== oak ==
Design Cordic, start of the top module:
module Cordic(
	input clk, 
	input [12:0] x_0,
	input [12:0] y_0,
	input [12:0] z_0,
	output [12:0] x_N,
	output [12:0] y_N,
	output [12:0] z_N
);
Size in the first run: ~4000 cells after synthesis, roughly 390 flip-flops, roughly 79 I/O pins, ~29000 um2 of cells after synthesis.
clock: 2.39 ns
lec_check: 0
abc_area: 1
cap_margin: 20
core_aspect_ratio: 1.23
core_margin: 2
core_utilization: 72
cts_cluster_size: 97
slew_margin: 20
tns_end_percent: 10
run.sh (not shown) runs the stock make flow with config.mk's settings and CLKGATE_MAP_FILE=.
oak completed end to end; final checks failed (negative setup slack).
Input changes introduced in pine (baseline for comparison: oak):
Settings: CORE_ASPECT_RATIO: 1.23 -> unset; ABC_AREA: 1 -> unset; SETUP_SLACK_MARGIN: unset -> 0.68; CTS_CLUSTER_SIZE: 97 -> 39; CORE_UTILIZATION: 72 -> 56; TNS_END_PERCENT: 10 -> unset; the clock period (ns, I/O delays scaled along): 2.39 -> 2.32.
==> comparison <==
pine finished every stage; the final checks, however, were not passed, the failures being negative setup slack.
To summarise oak: no stage aborted, but the layout did not pass its checks, failing on negative setup slack.
Summary of pine over oak: synthesized cell count fell 1132, area reported by Yosys stat fell 2900 um2, total routed wirelength rose about 22%, wire length of the first global-routing pass fell 1.4%, final setup violation count rose 116.
Higher met3 usage was reported by oak, not pine.
pine ended up with met5 as its top layer reached by signal wires; oak ended up with met4.
pine against oak: via count -1722, worst slack after detailed placement lower.
--- input diff pine..birch ---
Settings: SETUP_SLACK_MARGIN: 0.68 -> 0.07; CORE_UTILIZATION: 56 -> 66; the clock period (ns, I/O delays scaled along): 2.32 -> 3.27.
==> results <==
When birch is measured against pine, its total placed instance area turns out about 18% lower. pine → birch: area enclosed by the die boundary now sits lower; total routed wirelength went down 40%; synthesized area divided by synthesized cell count now sits at about the same level. birch completed end to end with timing, DRC and antenna clean. Global routing usage summed across all routing layers (birch over pine): decrease, 2.3 points.
#### Input delta (maple over birch)
Settings: a change of CORE_UTILIZATION from 66 to 72; an added PLACE_DENSITY_LB_ADDON of 0.27; a deleted SETUP_SLACK_MARGIN that had been 0.07; a deleted CTS_CLUSTER_SIZE that had been 39; an added TNS_END_PERCENT of 5; a change of the clock period (ns, I/O delays scaled along) from 3.27 to 2.66.
Findings:
The flow ended early for maple: it failed with a tool error in 5_1_grt.
maple vs. birch: final weighted congestion in routability-driven placement rose by 0.021, synthesized netlist net count stayed essentially flat, total of buffers placed on input and output ports stayed essentially flat, number of cell rows fell by 4.2%.
birch → maple: pre-placement core utilization now larger; die span in y now smaller.
What maple reported for die area has to be multiplied by 1.09 to get the figure for birch.
> inputs changed (maple -> cedar)
Settings: PLACE_DENSITY_LB_ADDON: 0.27 -> 0.24; TNS_END_PERCENT: 5 -> unset; SETUP_SLACK_MARGIN: unset -> 0.68; the clock period (ns, I/O delays scaled along): 2.66 -> 3.45.
==> comparison <==
cedar finished every step from synthesis to the final layout, and the layout passed the timing, DRC and antenna checks. The count of instances resized after the clock tree is built in maple is 1.2 times that in cedar. [compare] base=maple new=cedar: setup slack after placement increased 680 ps; mean cell area of the mapped netlist essentially unchanged; number of setup buffers added after CTS increased 8.


== run 1 ==
The RTL this note starts from:
==> flow/design.v <==
`timescale 1ns / 1ps
module CordicMachine(
	input clk,
	input [12:0] x_0,
	input [12:0] y_0,
	input [12:0] z_0,
	input [31:0] stage,
	output reg [12:0] x_N,
	output reg [12:0] y_N,
	output reg [12:0] z_N
);
	reg [12:0] arctan [12:0];
	initial begin
	arctan[0] = 13'b0101101000000;
	arctan[1] = 13'b0011010100100;
	arctan[2] = 13'b0001110000010;
	arctan[3] = 13'b0000111001000;
	arctan[4] = 13'b0000011100100;
	arctan[5] = 13'b0000001110010;
	arctan[6] = 13'b0000000111001;
	arctan[7] = 13'b0000000011100;
	arctan[8] = 13'b0000000001110;
	arctan[9] = 13'b0000000000111;
	arctan[10] = 13'b0000000000011;
	arctan[11] = 13'b0000000000001;
	arctan[12] = 13'b0000000000000;
	end
	wire signed [12:0] x_s = x_0;
	wire signed [12:0] y_s = y_0;
	wire [12:0] x_sh = x_s >>> stage;
	wire [12:0] y_sh = y_s >>> stage;
	always @(posedge clk) begin
		if (stage != 10) begin
			x_N <= z_0[12] ? x_0 + y_sh : x_0 - y_sh;
			y_N <= z_0[12] ? y_0 - x_sh : y_0 + x_sh;
			z_N <= z_0[12] ? z_0 + arctan[stage] : z_0 - arctan[stage];
		end
	end
endmodule
`timescale 1ns / 1ps
module Cordic(
	input clk, 
	input [12:0] x_0,
	input [12:0] y_0,
	input [12:0] z_0,
	output [12:0] x_N,
	output [12:0] y_N,
	output [12:0] z_N
);
	wire [12:0] x0, y0, z0;
	wire [12:0] x1, y1, z1;
	wire [12:0] x2, y2, z2;
	wire [12:0] x3, y3, z3;
	wire [12:0] x4, y4, z4;
	wire [12:0] x5, y5, z5;
	wire [12:0] x6, y6, z6;
	wire [12:0] x7, y7, z7;
	wire [12:0] x8, y8, z8;
	wire [12:0] x9, y9, z9;
	CordicMachine C1 (.clk(clk), .x_0(x_0), .y_0(y_0), .z_0(z_0), .stage(0), .x_N(x0), .y_N(y0), .z_N(z0));
	CordicMachine C2 (.clk(clk), .x_0(x0), .y_0(y0), .z_0(z0), .stage(1), .x_N(x1), .y_N(y1), .z_N(z1));
	CordicMachine C3 (.clk(clk), .x_0(x1), .y_0(y1), .z_0(z1), .stage(2), .x_N(x2), .y_N(y2), .z_N(z2));
	CordicMachine C4 (.clk(clk), .x_0(x2), .y_0(y2), .z_0(z2), .stage(3), .x_N(x3), .y_N(y3), .z_N(z3));
	CordicMachine C5 (.clk(clk), .x_0(x3), .y_0(y3), .z_0(z3), .stage(4), .x_N(x4), .y_N(y4), .z_N(z4));
	CordicMachine C6 (.clk(clk), .x_0(x4), .y_0(y4), .z_0(z4), .stage(5), .x_N(x5), .y_N(y5), .z_N(z5));
	CordicMachine C7 (.clk(clk), .x_0(x5), .y_0(y5), .z_0(z5), .stage(6), .x_N(x6), .y_N(y6), .z_N(z6));
	CordicMachine C8 (.clk(clk), .x_0(x6), .y_0(y6), .z_0(z6), .stage(7), .x_N(x7), .y_N(y7), .z_N(z7));
	CordicMachine C9 (.clk(clk), .x_0(x7), .y_0(y7), .z_0(z7), .stage(8), .x_N(x8), .y_N(y8), .z_N(z8));
	CordicMachine C10 (.clk(clk), .x_0(x8), .y_0(y8), .z_0(z8), .stage(9), .x_N(x9), .y_N(y9), .z_N(z9));
	assign x_N = x9;
	assign y_N = y9;
	assign z_N = z9;
endmodule
==> flow/config.mk <==
export PLATFORM = sky130hd
export DESIGN_NAME = Cordic
export DESIGN_NICKNAME = Cordic
export VERILOG_FILES = /design/flow/design.v
export SDC_FILE = /design/flow/constraint.sdc
export NUM_CORES = 4
export LEC_CHECK = 0
export CAP_MARGIN = 20
export CORE_MARGIN = 2
export CORE_UTILIZATION = 72
export CTS_CLUSTER_DIAMETER = 351
export CTS_CLUSTER_SIZE = 45
export PLACE_DENSITY_LB_ADDON = 0.26
export SETUP_SLACK_MARGIN = -0.17
export SLEW_MARGIN = 20
==> flow/constraint.sdc <==
create_clock -name core_clock -period 1.73 [get_ports {clk}]
set_input_delay 0.3460 -clock core_clock [delete_from_list [all_inputs] [get_ports {clk}]]
set_output_delay 0.3460 -clock core_clock [all_outputs]
set_load 0.01 [all_outputs]
Run 1: it failed with a tool error in detailed placement (3_5_place_dp), so there are no final results.
### run 1 -> run 2
Settings: SETUP_SLACK_MARGIN no longer set, was -0.17; PLACE_DENSITY_LB_ADDON no longer set, was 0.26; CTS_CLUSTER_SIZE no longer set, was 45; CORE_UTILIZATION now 53, was 72; CTS_CLUSTER_DIAMETER no longer set, was 351; the clock period (ns, I/O delays scaled along) now 3.11, was 1.73.
Results
In run 2, the die span in y came out 16% above the value in run 1.
Run 2: PASS, flow complete, no timing, DRC or antenna violations
Area of the chip delta (run 2 − run 1): unfavourable
| number of input and output port buffers inserted | run 1 vs run 2 | ≈ equal |
Reported for run 2 and run 1, count of instantiated cells in the yosys netlist turned out identical to the last digit.
Any difference in number of standard cells after synthesis between run 1 and run 2 is small enough to ignore.
Diff run 1 -> run 2 | die span in x | up by more than 10%
Input changes introduced in run 3 (baseline for comparison: run 2):
Settings: a change of CORE_UTILIZATION from 53 to 72; an added CTS_CLUSTER_SIZE of 39; an added SETUP_SLACK_MARGIN of 0.57; an added CTS_CLUSTER_DIAMETER of 52; a change of the clock period (ns, I/O delays scaled along) from 3.11 to 3.27.
Results
Compared with run 2, in run 3 final RePlAce weighted congestion grew by 1.5%; proportion of cell area occupied by multi-input gates now sits lower.
Summary: largest clock skew in the final design, run 3 worse than run 2
Against run 2, run 3 comes in 5 higher on number of setup violations in the final report.
Run 2 → run 3: worst path setup slack after routing decreased 0.94 ns, sequential share of layout area decreased by 1.9 points relative to the old numbers.
Run 3 finished all stages; layout check result: FAIL, due to max-capacitance violations, max-slew violations, negative setup slack.
Input-level comparison between run 4 and run 3:
Settings: CTS_CLUSTER_SIZE changed from 39 to 100; CTS_CLUSTER_DIAMETER changed from 52 to 374; SETUP_SLACK_MARGIN removed (was 0.57); the clock period (ns, I/O delays scaled along) changed from 3.27 to 1.41.
Notes after the runs:
Run 4 did not make it past detailed placement (3_5_place_dp), where a tool error ended it.
The final report for run 3 shows a completed flow and a layout that fails verification, specifically max-capacitance violations, max-slew violations, negative setup slack.
Run 3 and run 4 ended up with roughly the same mean post-synth cell area.
As far as number of distinct library cells after synthesis goes, run 3 and run 4 are indistinguishable; the numbers are identical.
The global placer's final weighted congestion of run 4 is higher than that of run 3.
Comparing run 4 against run 3, there is no change at all in count of library flops with an enable pin.
Modified inputs, run 5 compared to run 4
Settings: putting SETUP_SLACK_MARGIN at 0.42 where nothing was set; swapping 100 for 10 in CTS_CLUSTER_SIZE; putting PLACE_DENSITY_LB_ADDON at 0.12 where nothing was set; putting ABC_AREA at 1 where nothing was set; putting HOLD_SLACK_MARGIN at 0.3 where nothing was set; putting TNS_END_PERCENT at 5 where nothing was set; putting CORE_ASPECT_RATIO at 1.41 where nothing was set.
Run 5 did not finish; the tool stopped in clock tree synthesis (4_1_cts) with error DPL-0038. Die size: run 5 exceeds run 4. Any difference in flop and latch count out of synthesis between run 5 and run 4 is small enough to ignore. Relative to run 4, post-synthesis cell count has increased by 1132 in run 5. Adder-cell share of the synthesized area is lower on run 5. Post-synthesis xor/xnor area fraction for run 5: 2.6 points down relative to run 4. In run 5, share of the yosys chip area belonging to registers is lower than in run 4. In the flow results for run 4 and run 5, the area inside the core boundary is smaller on run 4.
